## Circle_Area_Calculator
module Circle_Area_Calculator(clk, rst, radius, area);
  input wire clk, rst;
  input wire [31:0] radius;
  output reg [31:0] area;
  wire [31:0] Square_radius, Result;
  parameter Pi = 32'b01000000010010010000111111010000;
  FloatMultiplier_rounding FM0(.Multiplicand(radius), .Multiplier(radius), .Result(Square_radius));
  FloatMultiplier_rounding FM1(.Multiplicand(Square_radius), .Multiplier(Pi), .Result(Result));
  always @(posedge clk) begin
	if(rst) begin
		area[31:0] <= 1'b0;
	end else begin
		area[31:0] <= Result[31:0];
	end
  end
endmodule
make LEC_CHECK=0 ABC_AREA=1 CAP_MARGIN=0 CORE_ASPECT_RATIO=0.92 CORE_MARGIN=2 CORE_UTILIZATION=72 CTS_CLUSTER_DIAMETER=197 CTS_CLUSTER_SIZE=98 PLACE_DENSITY=0.39 SLEW_MARGIN=20 TNS_END_PERCENT=20 finish   # period 30.4 ns
run.sh (not shown) runs the stock make flow with config.mk's settings and CLKGATE_MAP_FILE=.
==> next run, changes <==
CAP_MARGIN = 20   (was 0)
CORE_ASPECT_RATIO = not set   (was 0.92)
CORE_UTILIZATION = 58   (was 72)
CTS_CLUSTER_DIAMETER = not set   (was 197)
CTS_CLUSTER_SIZE = not set   (was 98)
PLACE_DENSITY = not set   (was 0.39)
TNS_END_PERCENT = not set   (was 20)
clock period = 24.5 ns   (was 30.4 ns; I/O delays follow)
Effect:
- The changed run completed, yet does not pass: negative setup slack
- flip-flop count is unchanged
- global-route usage shrinks by 0.36 points
- routed wire length rose by 39%
- hold slack got worse by 1.2 ns
- first-iteration DRC count went up by 11%
- final area went up by 35%
==> next run, changes <==
CORE_UTILIZATION = 68   (was 58)
CTS_CLUSTER_DIAMETER = 345   (was not set)
MAX_ROUTING_LAYER = met4   (was not set)
This time the run died in global routing (5_1_grt) with GRT-0232.
Die area went down by 14%.
Synthesized area is unchanged.
Synthesized cell count stays the same.

Circle_Area_Calculator again, from the RTL that the note above started with.
make LEC_CHECK=0 ABC_AREA=1 CAP_MARGIN=20 CELL_PAD_IN_SITES_DETAIL_PLACEMENT=0 CORE_ASPECT_RATIO=1.07 CORE_MARGIN=2 CORE_UTILIZATION=40 CTS_CLUSTER_SIZE=94 GPL_TIMING_DRIVEN=1 MAX_ROUTING_LAYER=met4 MIN_ROUTING_LAYER=met2 SETUP_SLACK_MARGIN=2.1 SLEW_MARGIN=35 finish   # period 18.3 ns
The starting point reached the layout checks and failed them: DRC, setup timing.
Edit:
--- a/flow/config.mk
+++ b/flow/config.mk
@@ -8 +7,0 @@
-export ABC_AREA = 1
@@ -10,2 +9,2 @@
-export CELL_PAD_IN_SITES_DETAIL_PLACEMENT = 0
-export CORE_ASPECT_RATIO = 1.07
+export CELL_PAD_IN_SITES_DETAIL_PLACEMENT = 2
+export CORE_ASPECT_RATIO = 1.71
@@ -15 +14 @@
-export GPL_TIMING_DRIVEN = 1
+export GPL_TIMING_DRIVEN = 0
@@ -19 +18 @@
-export SLEW_MARGIN = 35
+export SLEW_MARGIN = 20
After rerunning: Now the flow failed in 5_1_grt on GRT-0116. Die area decreases by 0.44%. Synthesized area decreases by 0.54%. Synthesized cell count decreases by 15%.
Edit:
--- a/flow/config.mk
+++ b/flow/config.mk
@@ -8,3 +8,4 @@
-export CAP_MARGIN = 20
-export CELL_PAD_IN_SITES_DETAIL_PLACEMENT = 2
-export CORE_ASPECT_RATIO = 1.71
+export ABC_AREA = 1
+export CAP_MARGIN = 25
+export CELL_PAD_IN_SITES_DETAIL_PLACEMENT = 0
+export CORE_ASPECT_RATIO = 1.07
@@ -13,3 +14,3 @@
-export CTS_CLUSTER_SIZE = 94
-export GPL_TIMING_DRIVEN = 0
-export MAX_ROUTING_LAYER = met4
+export CTS_CLUSTER_SIZE = 30
+export GPL_TIMING_DRIVEN = 1
+export MAX_ROUTING_LAYER = met5
@@ -18 +19 @@
-export SLEW_MARGIN = 20
+export SLEW_MARGIN = 35
With this change the flow finished but failed the layout checks on setup timing.
Die area climbs by 0.44%.
Area after synthesis climbs by 0.54%.
Synthesized cell count went up by 17%.
Edit:
==> flow/config.mk (replaced) <==
export PLATFORM = sky130hd
export DESIGN_NAME = Circle_Area_Calculator
export DESIGN_NICKNAME = Circle_Area_Calculator
export VERILOG_FILES = /design/flow/design.v
export SDC_FILE = /design/flow/constraint.sdc
export NUM_CORES = 4
export LEC_CHECK = 0
export CAP_MARGIN = 20
export CORE_MARGIN = 2
export CORE_UTILIZATION = 40
export SLEW_MARGIN = 20
==> flow/constraint.sdc (replaced) <==
create_clock -name core_clock -period 30.0 [get_ports {clk}]
set_input_delay 6.0000 -clock core_clock [delete_from_list [all_inputs] [get_ports {clk}]]
set_output_delay 6.0000 -clock core_clock [all_outputs]
set_load 0.01 [all_outputs]
=> Now the flow finished with timing, DRC and antenna clean. Die size drops by 0.53%. Via count shrinks by 43%. Hold slack improves by 2100 ps. Worst setup slack is better by 6800 ps. Non-clock buffer count came out lower by 1414. First-iteration DRC count went down by 85%. Sequential share of layout area increases by 0.44 points. Routed wire length is lower by 20%. Final area shrinks by 26%.
Edit:
--- a/flow/config.mk
+++ b/flow/config.mk
@@ -9 +9,3 @@
-export CORE_MARGIN = 2
+export CELL_PAD_IN_SITES_DETAIL_PLACEMENT = 2
+export CORE_ASPECT_RATIO = 0.99
+export CORE_MARGIN = 3
@@ -10,0 +13,4 @@
+export CTS_CLUSTER_DIAMETER = 357
+export CTS_CLUSTER_SIZE = 20
+export PLACE_DENSITY_LB_ADDON = 0.24
+export SETUP_SLACK_MARGIN = 4.29
What happened: With this change the flow ended with an error in 5_1_grt on GRT-0232; die size increases slightly; synthesized cell count stays the same; area after synthesis stays the same.
Edit:
==> flow/config.mk (replaced) <==
export PLATFORM = sky130hd
export DESIGN_NAME = Circle_Area_Calculator
export DESIGN_NICKNAME = Circle_Area_Calculator
export VERILOG_FILES = /design/flow/design.v
export SDC_FILE = /design/flow/constraint.sdc
export NUM_CORES = 4
export LEC_CHECK = 0
export ABC_AREA = 0
export CAP_MARGIN = 20
export CORE_MARGIN = 2
export CORE_UTILIZATION = 72
export CTS_CLUSTER_DIAMETER = 59
export CTS_CLUSTER_SIZE = 15
export SLEW_MARGIN = 20
export TNS_END_PERCENT = 5
Result:
- This time the run finished clean
- synthesized cell count is unchanged
- area after synthesis does not change
- die size came out lower by 45%
